==> v32 <==
Design pixel_generation, start of the top module:
module pixel_generation(
    input clk,                               
    input reset,                             
    input video_on,                          
    input [9:0] x, y,    
    input KEY_UP, KEY_DOWN, KEY_LEFT, KEY_RIGHT,
    output reg [11:0] rgb                    
    );
Settings: LEC_CHECK=0, ABC_AREA=1, CAP_MARGIN=0, CELL_PAD_IN_SITES_GLOBAL_PLACEMENT=1, CORE_ASPECT_RATIO=0.52, CORE_MARGIN=5, CORE_UTILIZATION=20, CTS_CLUSTER_DIAMETER=269, GPL_TIMING_DRIVEN=0, HOLD_SLACK_MARGIN=0.18, MAX_ROUTING_LAYER=met4, MIN_ROUTING_LAYER=met2, SETUP_SLACK_MARGIN=1.91, SLEW_MARGIN=20, TNS_END_PERCENT=100; clock period 6.62 ns.
run.sh (not shown) runs the stock make flow with config.mk's settings and CLKGATE_MAP_FILE=.
==> v25: changes against v32 <==
- CAP_MARGIN: 0 -> 20
- CELL_PAD_IN_SITES_GLOBAL_PLACEMENT: 1 -> not set
- CORE_ASPECT_RATIO: 0.52 -> not set
- CORE_MARGIN: 5 -> 7
- CORE_UTILIZATION: 20 -> 63
- CTS_CLUSTER_DIAMETER: 269 -> 247
- CTS_CLUSTER_SIZE: not set -> 100
- GPL_TIMING_DRIVEN: 0 -> not set
- HOLD_SLACK_MARGIN: 0.18 -> not set
- MIN_ROUTING_LAYER: met2 -> met1
- PLACE_DENSITY_LB_ADDON: not set -> 0.08
- SETUP_SLACK_MARGIN: 1.91 -> 1.15
- TNS_END_PERCENT: 100 -> 5
==> v22: changes against v32 <==
- ABC_AREA: 1 -> not set
- CORE_MARGIN: 5 -> 7
- CTS_CLUSTER_DIAMETER: 269 -> 247
- MIN_ROUTING_LAYER: met2 -> met1
- SETUP_SLACK_MARGIN: 1.91 -> 1.52
- TNS_END_PERCENT: 100 -> 20
==> flow_summary_export.csv <==
group,metric,value,unit
logic_synthesis,syn_inst,2286,
run_status,status,"stopped before the end",
run_status,error_line,"[ERROR GRT-0116] Global routing finished with congestion. Check the congestion regions in the DRC Viewer.",
global_routing,grt_use_met3,78.5,%
floorplan,initCoreUtil,20.2,%
logic_synthesis,top_area_share,24.7,%
global_routing,met2_usage,58.2,%
floorplan,fp.dieH,182,microns
floorplan,chip_area,62300,sq um
logic_synthesis,ys_area,11400,sq um
global_routing,overflow,100,
run_status,haltStage,"5_1_grt",
placed_design,place_congestion,1.10,
-- figures above: v32

==> flow_summary_export.csv <==
group,metric,value,unit
logic_synthesis,top_area_share,24.7,%
global_routing,overflow,0,
global_routing,grt_use_met3,16.7,%
floorplan,chip_area,22100,sq um
logic_synthesis,ys_area,11400,sq um
logic_synthesis,syn_inst,2286,
floorplan,fp.dieH,149,microns
run_status,status,"no timing/DRC/antenna violations",
placed_design,place_congestion,1.25,
-- figures above: v25

==> flow_summary_export.csv <==
group,metric,value,unit
logic_synthesis,ys_area,11700,sq um
floorplan,initCoreUtil,20.4,%
cells_and_area,sh_comb_area,70.0,%
logic_synthesis,top_area_share,6.05,%
floorplan,chip_area,65600,sq um
global_routing,grt_use_met3,13.3,%
run_status,status,"no timing/DRC/antenna violations",
floorplan,fp.dieH,188,microns
route,diodes,7,
global_routing,overflow,0,
setup_path,crit_type,"register to primary output",
-- figures above: v22


* * *

==> inputs of run a <==
Starting RTL as in the previous note.
Settings: LEC_CHECK=0, ABC_AREA=1, CAP_MARGIN=15, CORE_MARGIN=7, CORE_UTILIZATION=72, CTS_CLUSTER_DIAMETER=398, CTS_CLUSTER_SIZE=72, MAX_ROUTING_LAYER=met4, MIN_ROUTING_LAYER=met1, SETUP_SLACK_MARGIN=-0.14, SLEW_MARGIN=0, TNS_END_PERCENT=70; clock period 4.38 ns.
==> inputs of run b, as changes to run a <==
- ABC_AREA: 1 -> unset
- CAP_MARGIN: 15 -> 20
- CORE_MARGIN: 7 -> 2
- CORE_UTILIZATION: 72 -> 68
- CTS_CLUSTER_DIAMETER: 398 -> 247
- CTS_CLUSTER_SIZE: 72 -> unset
- SETUP_SLACK_MARGIN: -0.14 -> -0.34
- SLEW_MARGIN: 0 -> 20
==> flow/constraint.sdc (replaced) <==
create_clock -name core_clock -period 4.94 [get_ports {clk}]
set_input_delay 0.9880 -clock core_clock [delete_from_list [all_inputs] [get_ports {clk}]]
set_output_delay 0.9880 -clock core_clock [all_outputs]
set_load 0.01 [all_outputs]
==> qor summary <==
item	run a	run b
Multiplexer area fraction after synthesis	0	0.0206
Post-Place Worst Slack	-0.848 ns	-0.834 ns
Core Box Area	15400 µm²	16700 µm²
Area after detailed placement	13800 µm²	13700 µm²
Dominant cell by count in the synthesized netlist	nand2_1	nor2_1
Result of the run	did not finish	failed layout checks
Stage where the flow stopped	global routing (5_1_grt)	-
Reasons for failing layout checks	-	capacitance limit, slew limit, setup timing
Simple-gate area share of the yosys netlist	0.560	0.327
Pre-placement core utilization	0.744	0.698
Chip footprint	19600 µm²	18200 µm²
Synth Seq Share	0.0755	0.0740
Synth top area share	0.247	0.0605
Height of the die	140 µm	135 µm
Post-CTS Setup Inserts	9	0
Synth Area in XOR/XNOR	0.00919	0.0322
Instance count after placement with tap cells included	2744	2164
Post-cts repair resize count	112	50
# Cells Yosys	2286	1779
Biggest area consumer among synthesized cells	nand2_1	a21oi_1
